==> flow/design.v <==
module clk_ctrl
(
	input				wire				clk_i					,
	input				wire				rstn_i				,	
	input				wire	[15:0]	freq						,
	output			reg				dds1_o					,
	output			reg				dds_o						
);
reg	[31:0]	cnt;
wire	[63:0]	add;
assign add =freq*32'd4294967295/16'd30000;
always@(posedge clk_i or negedge rstn_i)
	if(rstn_i ==1'b0)
		cnt <=32'd0;
	else
		cnt <=cnt +add; 
always@(posedge clk_i or negedge rstn_i)
	if(rstn_i ==1'b0)
		dds_o <=1'b0;
	else if(cnt >=32'd2147483648)
		dds_o <=1'b1;
	else
		dds_o <=1'b0;		
reg	[31:0]	cnt1;
wire	[63:0]	add1;
assign add1 =(freq/8'd36)*32'd4294967295/16'd3000;
always@(posedge clk_i or negedge rstn_i)
	if(rstn_i ==1'b0)
		cnt1 <=32'd0;
	else
		cnt1 <=cnt1 +add1; 
always@(posedge clk_i or negedge rstn_i)
	if(rstn_i ==1'b0)
		dds1_o <=1'b0;
	else if(cnt1 >=32'd2147483648)
		dds1_o <=1'b1;
	else
		dds1_o <=1'b0;		
endmodule
==> flow/config.mk <==
export PLATFORM = sky130hd
export DESIGN_NAME = clk_ctrl
export DESIGN_NICKNAME = clk_ctrl
export VERILOG_FILES = /design/flow/design.v
export SDC_FILE = /design/flow/constraint.sdc
export NUM_CORES = 4
export LEC_CHECK = 0
export ABC_AREA = 1
export CAP_MARGIN = 0
export CORE_ASPECT_RATIO = 0.91
export CORE_MARGIN = 2
export CORE_UTILIZATION = 72
export CTS_CLUSTER_SIZE = 14
export PLACE_DENSITY_LB_ADDON = 0.14
export SETUP_SLACK_MARGIN = 4.9
export SLEW_MARGIN = 20
==> flow/constraint.sdc <==
create_clock -name core_clock -period 17.2 [get_ports {clk_i}]
set_input_delay 3.4400 -clock core_clock [delete_from_list [all_inputs] [get_ports {clk_i}]]
set_output_delay 3.4400 -clock core_clock [all_outputs]
set_load 0.01 [all_outputs]
run.sh (not shown) runs the stock make flow with config.mk's settings and CLKGATE_MAP_FILE=.
The baseline never finished: it broke off in detailed placement, error DPL-0038.
Change:
Settings changed: CAP_MARGIN 0 to 20, CORE_ASPECT_RATIO 0.91 to unset, CTS_CLUSTER_SIZE 14 to 90, PLACE_DENSITY_LB_ADDON 0.14 to unset, SETUP_SLACK_MARGIN 4.9 to unset.
Clock period 17.2 ns to 57.4 ns, I/O delays scaled along.
This time the run finished with negative setup slack left; die size stays flat; synthesized cell count is unchanged; synthesized area does not change.
Change:
Settings changed: CTS_CLUSTER_DIAMETER set to 370.
Clock period 57.4 ns to 38.1 ns, I/O delays scaled along.
Outcome: The changed run never finished: it broke off in detailed placement on DPL-0033. Area after synthesis stays the same. Die area stays the same. Synthesized cell count does not change.
Change:
Settings changed: ABC_AREA 1 to unset, CORE_UTILIZATION 72 to 71, CTS_CLUSTER_DIAMETER 370 to unset, CTS_CLUSTER_SIZE 90 to unset.
Clock period 38.1 ns to 84.3 ns, I/O delays scaled along.
The changed run completed without violations.
Synthesized area climbs by 8.5%.
Die area climbs by 9.9%.
Synthesized cell count drops by 9.5%.
Change:
Settings changed: CORE_UTILIZATION 71 to 65, MAX_ROUTING_LAYER set to met4.
Clock period 84.3 ns to 70.0 ns, I/O delays scaled along.
Outcome: The changed run finished clean; clock skew hardly moves; routed wire length rose by about 6%; register-to-register slack got worse by 14000 ps; worst setup slack got worse by 2600 ps; die area rose by about 9%; count of clock-buffer cells in the layout fell by 2; non-clock buffer count rose by 323.

* * *

Starts from the design.v that is shown in full above.
==> flow/config.mk <==
export PLATFORM = sky130hd
export DESIGN_NAME = clk_ctrl
export DESIGN_NICKNAME = clk_ctrl
export VERILOG_FILES = /design/flow/design.v
export SDC_FILE = /design/flow/constraint.sdc
export NUM_CORES = 4
export LEC_CHECK = 0
export ABC_AREA = 1
export CAP_MARGIN = 20
export CELL_PAD_IN_SITES_DETAIL_PLACEMENT = 0
export CORE_ASPECT_RATIO = 0.93
export CORE_MARGIN = 2
export CORE_UTILIZATION = 72
export CTS_CLUSTER_DIAMETER = 341
export CTS_CLUSTER_SIZE = 99
export GPL_ROUTABILITY_DRIVEN = 1
export HOLD_SLACK_MARGIN = 0.22
export MAX_ROUTING_LAYER = met4
export PLACE_DENSITY = 0.37
export SETUP_SLACK_MARGIN = 5.0
export SLEW_MARGIN = 20
export TNS_END_PERCENT = 55
==> flow/constraint.sdc <==
create_clock -name core_clock -period 67.6 [get_ports {clk_i}]
set_input_delay 13.5200 -clock core_clock [delete_from_list [all_inputs] [get_ports {clk_i}]]
set_output_delay 13.5200 -clock core_clock [all_outputs]
set_load 0.01 [all_outputs]
Next try:
- ABC_AREA: 1 -> unset
- CORE_UTILIZATION: 72 -> 65
- CTS_CLUSTER_SIZE: 99 -> unset
- HOLD_SLACK_MARGIN: 0.22 -> unset
- PLACE_DENSITY: 0.37 -> unset
- SETUP_SLACK_MARGIN: 5.0 -> 0.88
- clock period: 67.6 -> 60.2 ns (I/O delays scaled with it)
Outcome:
- This time the run finished but fails on setup timing
- global-route usage went up by 5.5 points
- critical path depth fell by 83
- setup slack degrades by 11 ns
- hold slack gains 0.0071 ns
- clock skew barely changes
- final cell count climbs by a little under a tenth
- die area came out higher by about a fifth
- design area increases by a quarter to a third
- via count goes up by a quarter to a third
Next try:
- CORE_UTILIZATION: 65 -> 71
- CTS_CLUSTER_SIZE: unset -> 41
- TNS_END_PERCENT: 55 -> 100
Effect: The changed run failed in global routing; die size is lower by 8.3%; area after synthesis stays the same; synthesized cell count does not change.
Next try:
- CELL_PAD_IN_SITES_DETAIL_PLACEMENT: 0 -> unset
- CORE_ASPECT_RATIO: 0.93 -> unset
- CORE_UTILIZATION: 71 -> 40
- CTS_CLUSTER_DIAMETER: 341 -> unset
- CTS_CLUSTER_SIZE: 41 -> unset
- GPL_ROUTABILITY_DRIVEN: 1 -> unset
- MAX_ROUTING_LAYER: met4 -> unset
- SETUP_SLACK_MARGIN: 0.88 -> unset
- TNS_END_PERCENT: 100 -> unset
- clock period: 60.2 -> 68.6 ns (I/O delays scaled with it)
- The changed run went through all stages and came out clean
- area after synthesis is unchanged
- synthesized cell count is unchanged
- die area climbs by about 80%

* * *

== run 1 ==
Starts from the design.v that is shown in full above.
clock: 64.9 ns
lec_check: 0
cap_margin: 40
core_margin: 2
core_utilization: 72
max_routing_layer: met4
setup_slack_margin: -1.88
slew_margin: 20
From the logs: run 1 reached the end of the flow and failed the layout checks with setup timing.
[inputs] run 2 vs run 1
Settings: SETUP_SLACK_MARGIN removed (was -1.88); CORE_UTILIZATION changed from 72 to 40; CAP_MARGIN changed from 40 to 20; HOLD_SLACK_MARGIN newly set to 0.2; MAX_ROUTING_LAYER removed (was met4); the clock period (ns, I/O delays scaled along) changed from 64.9 to 90.8.
## What came out
Status for run 1 and run 2: clean finish in run 2 only
No crash in run 1: every stage finished, but the layout fails its final checks due to setup timing.
For number of buffers outside the clock class in the layout, dividing the value from run 2 by the value from run 1 gives 0.056.
On run 2: initial antenna violation count is 3 higher than what run 1 gave.
Edits applied to the flow inputs when going from run 2 to run 3:
Settings: removing HOLD_SLACK_MARGIN (formerly 0.2); setting CTS_CLUSTER_SIZE to 54 for the first time; changing SLEW_MARGIN from 20 to 10; setting CELL_PAD_IN_SITES_GLOBAL_PLACEMENT to 1 for the first time; setting CELL_PAD_IN_SITES_DETAIL_PLACEMENT to 2 for the first time; setting SETUP_SLACK_MARGIN to 5.0 for the first time; setting MAX_ROUTING_LAYER to met5 for the first time; setting GPL_TIMING_DRIVEN to 0 for the first time; setting CTS_CLUSTER_DIAMETER to 344 for the first time.
==> results <==
- Run 3 ended with every stage complete and zero timing, DRC or antenna violations.
- Changes observed in run 3 relative to run 2: cell area after layout now larger, total number of vias moved up, routed length on met1 saw an increase.
- freq[5] as the source of the critical timing path was reported by run 2, and freq[9] by run 3.
--- input diff run 3..run 4 ---
Settings: CORE_UTILIZATION now 46, was 40; MAX_ROUTING_LAYER no longer set, was met5; CELL_PAD_IN_SITES_GLOBAL_PLACEMENT no longer set, was 1; GPL_TIMING_DRIVEN no longer set, was 0; SLEW_MARGIN now 20, was 10; SETUP_SLACK_MARGIN no longer set, was 5.0; CTS_CLUSTER_SIZE no longer set, was 54; CELL_PAD_IN_SITES_DETAIL_PLACEMENT no longer set, was 2; CTS_CLUSTER_DIAMETER no longer set, was 344; the clock period (ns, I/O delays scaled along) now 68.6, was 90.8.
==> results <==
[compare] base=run 3 new=run 4: worst hold slack went down, clock skew went down, arrival time at the worst endpoint went down. Looking at run 3 and run 4, the multi-input combinational area share is a wash. On global-route usage: between run 3 and run 4, it ends up higher for run 3.
The following lists how run 5 was set up differently from run 4:
Settings: swapping 46 for 40 in CORE_UTILIZATION; swapping 68.6 for 70.0 in the clock period (ns, I/O delays scaled along).
==> comparison <==
Relative to run 4, the buffer-and-inverter tally for the worst setup path of run 5 is lower by 5. Yosys synthesis chip area delta (run 4 -> run 5): insignificant. Diff run 4..run 5 | final tally of max-slew violations | unchanged. Looking at arrival time reported for the critical path endpoint, run 5 sits 1170 ps above run 4. Compared run 4 against run 5; via count within noise. Looking at run 4 and run 5, the sequential share of layout area is a wash. Compared to run 4, run 5 has count of cells resized by post-cts repair 23 lower.

* * *

job 101:
// clk_ctrl: RTL as listed in full above, without the edits since
make LEC_CHECK=0 CAP_MARGIN=35 CORE_ASPECT_RATIO=1.94 CORE_MARGIN=8 CORE_UTILIZATION=40 CTS_CLUSTER_DIAMETER=396 CTS_CLUSTER_SIZE=62 GPL_ROUTABILITY_DRIVEN=0 GPL_TIMING_DRIVEN=0 PLACE_DENSITY_LB_ADDON=0.24 SLEW_MARGIN=10 finish   # period 109.0 ns
Job 101 did not stop at any stage, and its layout met the timing, DRC and antenna checks.
Modified inputs, job 102 compared to job 101
# job 101
export LEC_CHECK = 0
export CAP_MARGIN = 35
export CORE_ASPECT_RATIO = 1.94
export CORE_MARGIN = 8
export CORE_UTILIZATION = 40
export CTS_CLUSTER_DIAMETER = 396
export CTS_CLUSTER_SIZE = 62
export GPL_ROUTABILITY_DRIVEN = 0
export GPL_TIMING_DRIVEN = 0
export PLACE_DENSITY_LB_ADDON = 0.24
export SLEW_MARGIN = 10
create_clock -name core_clock -period 109.0 [get_ports {clk_i}]
# job 102
export LEC_CHECK = 0
export CAP_MARGIN = 20
export CORE_MARGIN = 2
export CORE_UTILIZATION = 68
export SLEW_MARGIN = 20
create_clock -name core_clock -period 57.4 [get_ports {clk_i}]
Notes after the runs:
Job 102: flow complete, layout not clean; failing: setup timing. Job 102 against job 101: tally of unique sky130hd cells used after synthesis has remained practically unchanged, post-route worst hold slack has decreased. Job 101 leaves more setup margin than job 102. Looking only at core area, and setting everything else aside, the higher value of job 102 and job 101 goes to job 101. Looking at global-route wire length before repair, job 102 sits 6.4% above job 101. What job 102 reported for count of plain and timing-repair buffers in the layout has to be multiplied by 0.17 to get the figure for job 101.
> inputs changed (job 102 -> job 103)
# job 102
export LEC_CHECK = 0
export CAP_MARGIN = 20
export CORE_MARGIN = 2
export CORE_UTILIZATION = 68
export SLEW_MARGIN = 20
create_clock -name core_clock -period 57.4 [get_ports {clk_i}]
# job 103
export LEC_CHECK = 0
export CAP_MARGIN = 20
export CORE_ASPECT_RATIO = 0.53
export CORE_MARGIN = 2
export CORE_UTILIZATION = 71
export MAX_ROUTING_LAYER = met4
export SLEW_MARGIN = 20
create_clock -name core_clock -period 62.4 [get_ports {clk_i}]
global routing (5_1_grt): job 103 exited with error. NOTE: die area in job 103 falls short of that of job 102. Summary of job 103 over job 102: core region area now sits lower, starting utilization of the core area rose by 3.7 points, buffers inserted during post-CTS setup optimization increased 90%.
